==> flow/design.v <==
`timescale 1ns / 1ps
module apb_master(
    input pclk, presetn, pready, pslverr, 
    input [31:0] prdata,wdata,addr,
    input start,write,
    input [3:0] strb,
    input [2:0] prot,
    output reg psel,penable,pwrite,
    output reg [31:0] paddr,pwdata,
    output reg [3:0] pstrb,
    output reg [2:0] pprot,
    output reg done,error,
    output reg [31:0] rdata
    );
    parameter idle=2'b00,
              setup=2'b01,
              access=2'b10;
    reg [1:0] state, next;  
    always @(posedge pclk, negedge presetn) 
    begin
        if(!presetn) state<=idle;
        else state<=next;
    end 
    always @(*) begin
        case(state)
        idle: next = start?setup:idle;
        setup: next = access;
        access: next=pready?idle:access;
        default: next=idle;
    endcase    
    end 
    always @(posedge pclk,negedge presetn)
    begin
        if(!presetn) begin
        psel<=0;
        penable<=0;
        done<=0;
        error<=0;
        paddr <= 0;
        pwrite <= 0;
        pwdata <= 0;
        pstrb <= 0;
        pprot <= 0;
        rdata <= 0;
        end else begin
        case(state)
        idle: begin
            done<=0;
            error<=0;
            psel<=0;
            penable<=0;
        end
        setup: begin
            psel<=1;
            penable<=0;
            paddr<=addr;
            pwrite<=write;
            pwdata<=wdata;
            pstrb<=strb;
            pprot<=prot;
        end
        access: begin
            penable<=1;
            if(pready) begin
                done<=1;
                error<=pslverr;
                if(!write) rdata<=prdata;
            end
        end
    endcase
    end
    end      
endmodule
`timescale 1ns / 1ps
module apb_slave #(
    parameter base_addr = 32'h0000_0000
)(
    input         pclk,
    input         presetn,
    input         psel,
    input         penable,
    input         pwrite,
    input  [31:0] paddr,
    input  [31:0] pwdata,
    input  [3:0]  pstrb,
    input  [2:0]  pprot,
    output reg [31:0] prdata,
    output reg        pready,
    output reg        pslverr
);
    reg [31:0] regfile [0:3];
    wire [1:0] reg_sel    = paddr[3:2];
    wire       addr_valid = (paddr[31:4] == base_addr[31:4]);
    always @(posedge pclk or negedge presetn) begin
        if (!presetn) begin
            pready <= 0;
        end else begin
            pready <= (psel && penable);  
        end
    end
    always @(posedge pclk or negedge presetn) begin
        if (!presetn) begin
            pslverr <= 0;
        end else if (psel && penable) begin
            pslverr <= ~addr_valid;
        end else begin
            pslverr <= 0;
        end
    end
    always @(posedge pclk or negedge presetn) begin
        if (!presetn) begin
            regfile[0] <= 0;
            regfile[1] <= 0;
            regfile[2] <= 0;
            regfile[3] <= 0;
        end else if (psel && penable && pwrite && addr_valid) begin
            if (pstrb[0]) regfile[reg_sel][7:0]   <= pwdata[7:0];
            if (pstrb[1]) regfile[reg_sel][15:8]  <= pwdata[15:8];
            if (pstrb[2]) regfile[reg_sel][23:16] <= pwdata[23:16];
            if (pstrb[3]) regfile[reg_sel][31:24] <= pwdata[31:24];
        end
    end
    always @(posedge pclk or negedge presetn) begin
        if (!presetn) begin
            prdata <= 0;
        end else if (psel && penable && !pwrite && addr_valid) begin
            prdata <= regfile[reg_sel];
        end
    end
endmodule
`timescale 1ns / 1ps
module apb_top(
    input        pclk,
    input        presetn,
    input        start,
    input        write,
    input [31:0] addr,
    input [31:0] wdata,
    input [3:0]  strb,
    input [2:0]  prot,
    output [31:0] rdata,
    output        done,
    output        error
);
    wire        psel;
    wire        penable;
    wire        pwrite;
    wire [31:0] paddr;
    wire [31:0] pwdata;
    wire [3:0]  pstrb;
    wire [2:0]  pprot;
    wire [31:0] prdata_int;
    wire        pready_int;
    wire        pslverr_int;
    wire psel0 = psel && (paddr[31:12] == 20'h00000);   
    wire psel1 = psel && (paddr[31:12] == 20'h0001);   
    wire [31:0] prdata0;
    wire        pready0;
    wire        pslverr0;
    wire [31:0] prdata1;
    wire        pready1;
    wire        pslverr1;
    assign prdata_int = psel0 ? prdata0
                      : psel1 ? prdata1
                      : 32'h0000_0000;
    assign pready_int = psel0 ? pready0
                      : psel1 ? pready1
                      : penable;
    assign pslverr_int= psel0 ? pslverr0
                      : psel1 ? pslverr1
                      : 1'b1;
    apb_master master (
        .pclk    (pclk),
        .presetn (presetn),
        .start   (start),
        .write   (write),
        .addr    (addr),
        .wdata   (wdata),
        .strb    (strb),
        .prot    (prot),
        .psel    (psel),
        .penable (penable),
        .pwrite  (pwrite),
        .paddr   (paddr),
        .pwdata  (pwdata),
        .pstrb   (pstrb),
        .pprot   (pprot),
        .done    (done),
        .error   (error),
        .rdata   (rdata),
        .prdata  (prdata_int),
        .pready  (pready_int),
        .pslverr (pslverr_int)
    );
    apb_slave #(.base_addr(32'h0000_0000)) slave0 (
        .pclk    (pclk),
        .presetn (presetn),
        .psel    (psel0),
        .penable (penable),
        .pwrite  (pwrite),
        .paddr   (paddr),
        .pwdata  (pwdata),
        .pstrb   (pstrb),
        .pprot   (pprot),
        .prdata  (prdata0),
        .pready  (pready0),
        .pslverr (pslverr0)
    );
    apb_slave #(.base_addr(32'h0000_1000)) slave1 (
        .pclk    (pclk),
        .presetn (presetn),
        .psel    (psel1),
        .penable (penable),
        .pwrite  (pwrite),
        .paddr   (paddr),
        .pwdata  (pwdata),
        .pstrb   (pstrb),
        .pprot   (pprot),
        .prdata  (prdata1),
        .pready  (pready1),
        .pslverr (pslverr1)
    );
endmodule
Settings: LEC_CHECK=0, ABC_AREA=0, CAP_MARGIN=30, CORE_ASPECT_RATIO=1.03, CORE_MARGIN=2, CORE_UTILIZATION=61, CTS_CLUSTER_DIAMETER=356, GPL_ROUTABILITY_DRIVEN=1, PLACE_DENSITY_LB_ADDON=0.14, SETUP_SLACK_MARGIN=0.11, SLEW_MARGIN=30; clock period 2.77 ns.
run.sh (not shown) runs the stock make flow with config.mk's settings and CLKGATE_MAP_FILE=.
The starting point finished with timing, DRC and antenna clean.
Then changed:
Settings changed: ABC_AREA 0 to default, CAP_MARGIN 30 to 20, CORE_ASPECT_RATIO 1.03 to default, CORE_UTILIZATION 61 to 70, CTS_CLUSTER_DIAMETER 356 to default, CTS_CLUSTER_SIZE from default to 32, GPL_ROUTABILITY_DRIVEN 1 to default, PLACE_DENSITY_LB_ADDON 0.14 to default, SETUP_SLACK_MARGIN 0.11 to default, SLEW_MARGIN 30 to 20.
Clock period 2.77 ns to 1.67 ns, I/O delays scaled along.
Effect: The changed run finished but fails on setup timing. Sequential power came out higher by 71%. Count of clock-buffer cells in the layout came out lower by 4. Total power came out higher by 77%. Core utilization came out higher by 20 points.

========
RTL: the design.v shown in full above, as it stands there.
==> flow/config.mk <==
export PLATFORM = sky130hd
export DESIGN_NAME = apb_top
export DESIGN_NICKNAME = apb_top
export VERILOG_FILES = /design/flow/design.v
export SDC_FILE = /design/flow/constraint.sdc
export NUM_CORES = 4
export LEC_CHECK = 0
export ABC_AREA = 1
export CAP_MARGIN = 30
export CORE_ASPECT_RATIO = 0.61
export CORE_MARGIN = 6
export CORE_UTILIZATION = 16
export CTS_CLUSTER_DIAMETER = 356
export GPL_ROUTABILITY_DRIVEN = 0
export HOLD_SLACK_MARGIN = 0.29
export MAX_ROUTING_LAYER = met4
export MIN_ROUTING_LAYER = met2
export PLACE_DENSITY_LB_ADDON = 0.29
export SETUP_SLACK_MARGIN = -0.49
export SLEW_MARGIN = 30
==> flow/constraint.sdc <==
create_clock -name core_clock -period 5.26 [get_ports {pclk}]
set_input_delay 1.0520 -clock core_clock [delete_from_list [all_inputs] [get_ports {pclk}]]
set_output_delay 1.0520 -clock core_clock [all_outputs]
set_load 0.01 [all_outputs]
Edit:
Settings changed: CAP_MARGIN 30 to 20, CORE_ASPECT_RATIO 0.61 to not set, CORE_MARGIN 6 to 2, CORE_UTILIZATION 16 to 70, CTS_CLUSTER_DIAMETER 356 to not set, CTS_CLUSTER_SIZE set to 31, GPL_ROUTABILITY_DRIVEN 0 to not set, HOLD_SLACK_MARGIN 0.29 to not set, MAX_ROUTING_LAYER met4 to not set, MIN_ROUTING_LAYER met2 to not set, PLACE_DENSITY_LB_ADDON 0.29 to not set, SETUP_SLACK_MARGIN -0.49 to not set, SLEW_MARGIN 30 to 20.
Clock period 5.26 ns to 1.66 ns, I/O delays scaled along.
- This time the run ran to the end with violations: setup timing
- via count shrinks by 12%
- register-to-register slack is worse by 2.5 ns
- final cell count decreases by 29%
Edit:
Settings changed: CORE_UTILIZATION 70 to 72, CTS_CLUSTER_DIAMETER set to 400, CTS_CLUSTER_SIZE 31 to not set, PLACE_DENSITY set to 0.39, SETUP_SLACK_MARGIN set to -0.11.
After rerunning: The changed run finished but failed the layout checks on setup timing; via count came out higher by 13%; maximum frequency came out lower by 16%; global-route usage came out higher by 7.8 points; setup slack degrades by 0.44 ns; final cell count stays flat; cell area came out higher by 0.92%; routed wire length came out higher by 25%; sequential cell count is unchanged.
Edit:
Settings changed: ABC_AREA 1 to not set, CORE_UTILIZATION 72 to 40, CTS_CLUSTER_DIAMETER 400 to not set, PLACE_DENSITY 0.39 to not set, SETUP_SLACK_MARGIN -0.11 to not set.
Clock period 1.66 ns to 3.0 ns, I/O delays scaled along.
This time the run finished with timing, DRC and antenna clean.
Utilization is lower by 47 points.
Setup slack gets better by 1.6 ns.
Wire length decreases by 44%.
Via count went down by 44%.
Total power falls by 48%.
Clock power shrinks by 43%.
Hold slack loses 0.26 ns.
Maximum frequency went up by 13%.

========
Starts from the design.v that is shown in full above.
Settings: LEC_CHECK=0, CAP_MARGIN=20, CORE_MARGIN=2, CORE_UTILIZATION=46, SLEW_MARGIN=20; clock period 3.0 ns.
The starting point passed the timing, design-rule and antenna checks.
Rerun with:
CORE_UTILIZATION = 40   (was 46)
HOLD_SLACK_MARGIN = 0.28   (was default)
clock period = 4.42 ns   (was 3.0 ns; I/O delays follow)
The new run produced a clean layout.
Clock skew is lower by 0.0070 ns.
Synthesized cell count does not change.
Register-to-register slack improved by 0.71 ns.
Design area is lower by 0.31%.
Via count is lower by 1.4%.
Wire length is higher by 0.80%.
Worst setup slack improved by 0.71 ns.
Worst hold slack improved by 0.36 ns.
Rerun with:
ABC_AREA = 1   (was default)
CORE_UTILIZATION = 68   (was 40)
CTS_CLUSTER_DIAMETER = 400   (was default)
HOLD_SLACK_MARGIN = default   (was 0.28)
clock period = 1.66 ns   (was 4.42 ns; I/O delays follow)
After rerunning:
- With this change the flow finished but failed the layout checks on negative setup slack
- sequential share of layout area came out lower by 0.92 points
- final area came out higher slightly
- first-iteration DRC count is higher to 3.8 times its value
- routed wire length rose by about a fifth
- total power is higher to 2.6 times its value
Rerun with:
ABC_AREA = default   (was 1)
CORE_UTILIZATION = 40   (was 68)
CTS_CLUSTER_DIAMETER = 201   (was 400)
CTS_CLUSTER_SIZE = 23   (was default)
MIN_ROUTING_LAYER = met2   (was default)
clock period = 4.0 ns   (was 1.66 ns; I/O delays follow)
After rerunning:
- Now the flow passed the timing, design-rule and antenna checks
- wire length falls by about 18%
- synthesized area came out higher by about 5%
- hold slack improves by 0.011 ns
- setup slack improved by 1.5 ns
- non-clock buffer count fell by 109
- cell area fell by 6.6%
- power is lower by 66%
- sequential power shrinks by 56%
- maximum frequency decreases by 29%
Power and IR drop assume default switching activity.
